Design arm7_execute, start of the top module:
module arm7_execute (
	input             clk,
	input      [31:0] instr_i,   
	input      [31:0] rn_i,      
	input      [31:0] rd_i,      
	input      [31:0] rs_i,      
	input      [31:0] rm_i,      
	input      [31:0] pc_i,      
	input      [3:0]  nzcv_i,    
	output reg [31:0] result_o,
	output reg [3:0]  nzcv_o,
	output reg        wb_o,
	output reg        exec_o
);
For scale: ~230 flip-flops.
make LEC_CHECK=0 CAP_MARGIN=20 CORE_MARGIN=2 CORE_UTILIZATION=70 CTS_CLUSTER_DIAMETER=374 CTS_CLUSTER_SIZE=40 SLEW_MARGIN=20 finish   # period 6.93 ns
run.sh (not shown) runs the stock make flow with config.mk's settings and CLKGATE_MAP_FILE=.
The first run aborted during detailed placement (3_5_place_dp) (DPL-0033).
Then changed:
CORE_UTILIZATION = 40   (was 70)
CTS_CLUSTER_DIAMETER = unset   (was 374)
CTS_CLUSTER_SIZE = unset   (was 40)
clock period = 13.0 ns   (was 6.93 ns; I/O delays follow)
The new run finished with timing, DRC and antenna clean.
Area after synthesis does not change.
Die size goes up by 74%.
Synthesized cell count does not change.
Then changed:
ABC_AREA = 1   (was unset)
CORE_UTILIZATION = 56   (was 40)
CTS_CLUSTER_DIAMETER = 59   (was unset)
CTS_CLUSTER_SIZE = 49   (was unset)
GPL_ROUTABILITY_DRIVEN = 0   (was unset)
GPL_TIMING_DRIVEN = 1   (was unset)
HOLD_SLACK_MARGIN = 0.29   (was unset)
PLACE_DENSITY_LB_ADDON = 0.12   (was unset)
SETUP_SLACK_MARGIN = -0.6   (was unset)
TNS_END_PERCENT = 60   (was unset)
clock period = 13.8 ns   (was 13.0 ns; I/O delays follow)
Effect: Synthesized area grows by a few percent. Clock skew rose by 13 ps. Total power fell slightly. Utilization went up by 15 points. Synthesized cell count went up by a quarter to a third. Cell count rose by about a fifth.

---

## main
arm7_execute again, from the RTL that the note above started with.
export LEC_CHECK = 0
export CAP_MARGIN = 20
export CORE_MARGIN = 2
export CORE_UTILIZATION = 56
export SETUP_SLACK_MARGIN = -0.74
export SLEW_MARGIN = 20
create_clock -name core_clock -period 9.59 [get_ports {clk}]
main -> stages 100% | layout checks FAIL | setup timing
diff inputs: main => the feature branch
Settings: HOLD_SLACK_MARGIN newly set to 0.3; CORE_UTILIZATION changed from 56 to 58; SETUP_SLACK_MARGIN changed from -0.74 to -0.73; the clock period (ns, I/O delays scaled along) changed from 9.59 to 9.45.
==> results <==
- Ran to the end and failed final checks on capacitance limit, slew limit, setup timing: the feature branch.
- Status: total instance count after detailed placement parity (the feature branch, main)
- Measured against each other, main and the feature branch differ in part of the total power dissipated in combinational logic, the lower figure coming from the feature branch.
- Looking at first element of the critical path, the rm_q[9] result is from the feature branch; the rs_q[2] one comes from main.
- Compared the feature branch against main; fraction of area in registers within noise.
- Sort main and the feature branch by final-layout worst hold slack, ascending, and main comes first.
- Relative to main, global-route met2 utilization has increased by 4.3 points in the feature branch.
- Going from main to the feature branch, final worst-path cycle share shows an increase of 6.2 points; worst setup slack shows a reduction of 0.56 ns.

---

== raven ==
Starting RTL as in the previous note.
Settings: LEC_CHECK=0, CAP_MARGIN=20, CORE_MARGIN=2, CORE_UTILIZATION=61, HOLD_SLACK_MARGIN=0.3, SETUP_SLACK_MARGIN=-0.69, SLEW_MARGIN=20; clock period 10.1 ns.
Status: raven FAILED at global routing (5_1_grt) (tool error)
The inputs of lagoon differ from those of raven as listed below.
Settings: swapping 61 for 44 in CORE_UTILIZATION; clearing SETUP_SLACK_MARGIN, which used to be -0.69; clearing HOLD_SLACK_MARGIN, which used to be 0.3; swapping 10.1 for 10.4 in the clock period (ns, I/O delays scaled along).
==> results <==
Going from raven to lagoon, quantity of gates resized following cts shrank by more than a quarter.
lagoon: flow complete, layout not clean; failing: negative setup slack
On routability-driven placement congestion ratio: between lagoon and raven, it ends up higher for raven.
The die outline area reported for lagoon is greater than that of raven by 0.028 sq mm.
The inputs of ember differ from those of lagoon as listed below.
Settings: an added CELL_PAD_IN_SITES_GLOBAL_PLACEMENT of 2; a change of CAP_MARGIN from 20 to 0; an added TNS_END_PERCENT of 60; a change of CORE_MARGIN from 2 to 9; an added GPL_ROUTABILITY_DRIVEN of 0; a change of SLEW_MARGIN from 20 to 30; an added GPL_TIMING_DRIVEN of 1; an added CTS_CLUSTER_DIAMETER of 194; a change of CORE_UTILIZATION from 44 to 37; a change of the clock period (ns, I/O delays scaled along) from 10.4 to 13.5.
## What came out
Delta (ember minus lagoon): final routed wirelength across all metal layers shows a reduction of 0.48%, portion of the layout cell area used by non-clock buffers shows a reduction of 11 points, clock buffer count in the final layout shows a reduction of 1, clock network latency to the later pin of the worst-skew pair shows a reduction of 30 ps, area overhead of the layout relative to synthesis shows a reduction of 18 points.
Comparing lagoon and ember, the lower combined global-route utilization of all metal layers is on ember.
Run comparison: ember worst setup path startpoint rm_q[10]; lagoon worst setup path startpoint rs_q[3]
ember | status: complete | timing, DRC, antenna: pass
The share of the core filled with cells in the final layout number comes out higher for lagoon vs ember.
Diff lagoon -> ember: register share of total power higher, first-pass GRT wire length lower, final design instance area without fill lower.
No activity file was given, so power comes from the tool's default toggle rates.
